## run A
==> flow/design.v (excerpt) <==
module pixel_generation(
    input clk,                               
    input reset,                             
    input video_on,                          
    input [9:0] x, y,    
    input KEY_UP, KEY_DOWN, KEY_LEFT, KEY_RIGHT,
    output reg [11:0] rgb                    
    );
For scale: about 34 flip-flops, ~39 I/O pins.
clock: 14.6 ns
lec_check: 0
abc_area: 1
cap_margin: 40
cell_pad_in_sites_global_placement: 1
core_aspect_ratio: 0.52
core_margin: 10
core_utilization: 20
cts_cluster_diameter: 392
gpl_timing_driven: 1
max_routing_layer: met4
min_routing_layer: met1
setup_slack_margin: 1.91
slew_margin: 15
tns_end_percent: 20
run.sh (not shown) runs the stock make flow with config.mk's settings and CLKGATE_MAP_FILE=.
Edits applied to the flow inputs when going from run A to run B:
Settings: TNS_END_PERCENT: 20 -> unset; CORE_MARGIN: 10 -> 2; SLEW_MARGIN: 15 -> 20; MIN_ROUTING_LAYER: met1 -> unset; CELL_PAD_IN_SITES_GLOBAL_PLACEMENT: 1 -> unset; CORE_ASPECT_RATIO: 0.52 -> unset; SETUP_SLACK_MARGIN: 1.91 -> unset; GPL_TIMING_DRIVEN: 1 -> unset; ABC_AREA: 1 -> unset; CORE_UTILIZATION: 20 -> 40; CTS_CLUSTER_DIAMETER: 392 -> unset; CAP_MARGIN: 40 -> 20; MAX_ROUTING_LAYER: met4 -> unset; the clock period (ns, I/O delays scaled along): 14.6 -> 8.71.
Findings:
Run B finished every step from synthesis to the final layout, and the layout passed the timing, DRC and antenna checks. In summary, run A completed successfully, with a layout that passed the timing, DRC and antenna checks. The post-route non-filler standard cell count of run B is lower than that of run A. Taking run A as the reference, in run B global placer's final weighted congestion climbed 2.4%, clock transition time at the flip-flop clock pins of the worst setup and hold paths barely changed.
--- input diff run B..run C ---
Settings: CORE_UTILIZATION now 66, was 40; CTS_CLUSTER_SIZE now 99, previously not set; CTS_CLUSTER_DIAMETER now 398, previously not set; the clock period (ns, I/O delays scaled along) now 7.29, was 8.71.
### Flow results
Of run B and run C, the higher final cycle utilization of the critical path belongs to run C. Non-clock buffer count, run B and run C, lower one = run B. Post-placement cell area, run B and run C: larger value in run B. Area added between synthesis and finish in run C is 1.1 points below run B. Of the two candidates, run B has the worse final wirelength and run C the better one.
The following lists how run D was set up differently from run C:
Settings: removing CTS_CLUSTER_SIZE (formerly 99); setting SETUP_SLACK_MARGIN to 1.65 for the first time; setting MAX_ROUTING_LAYER to met4 for the first time; removing CTS_CLUSTER_DIAMETER (formerly 398); changing the clock period (ns, I/O delays scaled along) from 7.29 to 5.66.
### Flow results
- For run D, the flow was terminated by a tool error in 5_1_grt and produced no final design.
- Run C has completed all stages; timing, DRC and antenna checks passed.
- Run D vs. run C: area after synthesis flat, number of register bits inferred by synthesis shows no meaningful change, gate count after technology mapping was more or less identical, area of the core flat.
- In run D, the HPWL reported at the end of detailed placement came out about 2.3% above the value in run C.
- Run D vs run C on instance area at placement: run D is the higher one.
- Compared with run C, in run D register share after synthesis about even; post-CTS resize count has increased; final weighted congestion in routability-driven placement saw an increase; pre-CTS setup slack dropped 0.58 ns; xor and xnor fraction of the mapped netlist area held steady.

* * *

pixel_generation again, from the RTL that the note above started with.
Settings: LEC_CHECK=0, ABC_AREA=1, CAP_MARGIN=15, CORE_ASPECT_RATIO=1.39, CORE_MARGIN=2, CORE_UTILIZATION=72, CTS_CLUSTER_DIAMETER=393, CTS_CLUSTER_SIZE=10, PLACE_DENSITY=0.39, SLEW_MARGIN=20, TNS_END_PERCENT=10; clock period 4.52 ns.
The baseline stopped in global routing, error GRT-0116.
Change:
ABC_AREA = not set   (was 1)
CAP_MARGIN = 20   (was 15)
CORE_ASPECT_RATIO = not set   (was 1.39)
CORE_UTILIZATION = 57   (was 72)
CTS_CLUSTER_DIAMETER = not set   (was 393)
CTS_CLUSTER_SIZE = not set   (was 10)
PLACE_DENSITY = not set   (was 0.39)
TNS_END_PERCENT = not set   (was 10)
clock period = 8.35 ns   (was 4.52 ns; I/O delays follow)
Result:
- The new run finished with timing, DRC and antenna clean
- synthesized area rose by 1.9%
- die size rose by 28%
- synthesized cell count fell by 22%
Change:
CORE_UTILIZATION = 67   (was 57)
CTS_CLUSTER_DIAMETER = 175   (was not set)
CTS_CLUSTER_SIZE = 100   (was not set)
clock period = 10.0 ns   (was 8.35 ns; I/O delays follow)
The changed run finished with timing, DRC and antenna clean.
Setup slack gets better by 860 ps.
Synthesized cell count does not change.
Design area shrinks by about 1.8%.
First-iteration DRC count increases by about 35%.
Utilization came out higher by 9.3 points.
Critical path depth goes down by 2.
Global-route usage went up by 5.6 points.
Sequential cell count does not change.
Change:
CORE_UTILIZATION = 40   (was 67)
CTS_CLUSTER_DIAMETER = not set   (was 175)
CTS_CLUSTER_SIZE = 44   (was 100)
HOLD_SLACK_MARGIN = -0.01   (was not set)
Result:
- design area came out higher by 1.6%
- worst setup slack gets worse by 5.2 ps
- area after synthesis is unchanged
- die size came out higher by 65%
- wire length came out higher by 8.9%
- non-clock buffer count came out higher by 6
- fmax is about the same
Change:
CORE_UTILIZATION = 21   (was 40)
CTS_CLUSTER_DIAMETER = 177   (was not set)
CTS_CLUSTER_SIZE = 99   (was 44)
HOLD_SLACK_MARGIN = not set   (was -0.01)
Result:
- utilization is lower by 19 points
- die area rises by 88%
- non-clock buffer count went up by 4
- final cell count rises by 18%
- worst setup slack is worse by 29 ps
- cell area rises by 3.9%
- synthesized cell count does not change
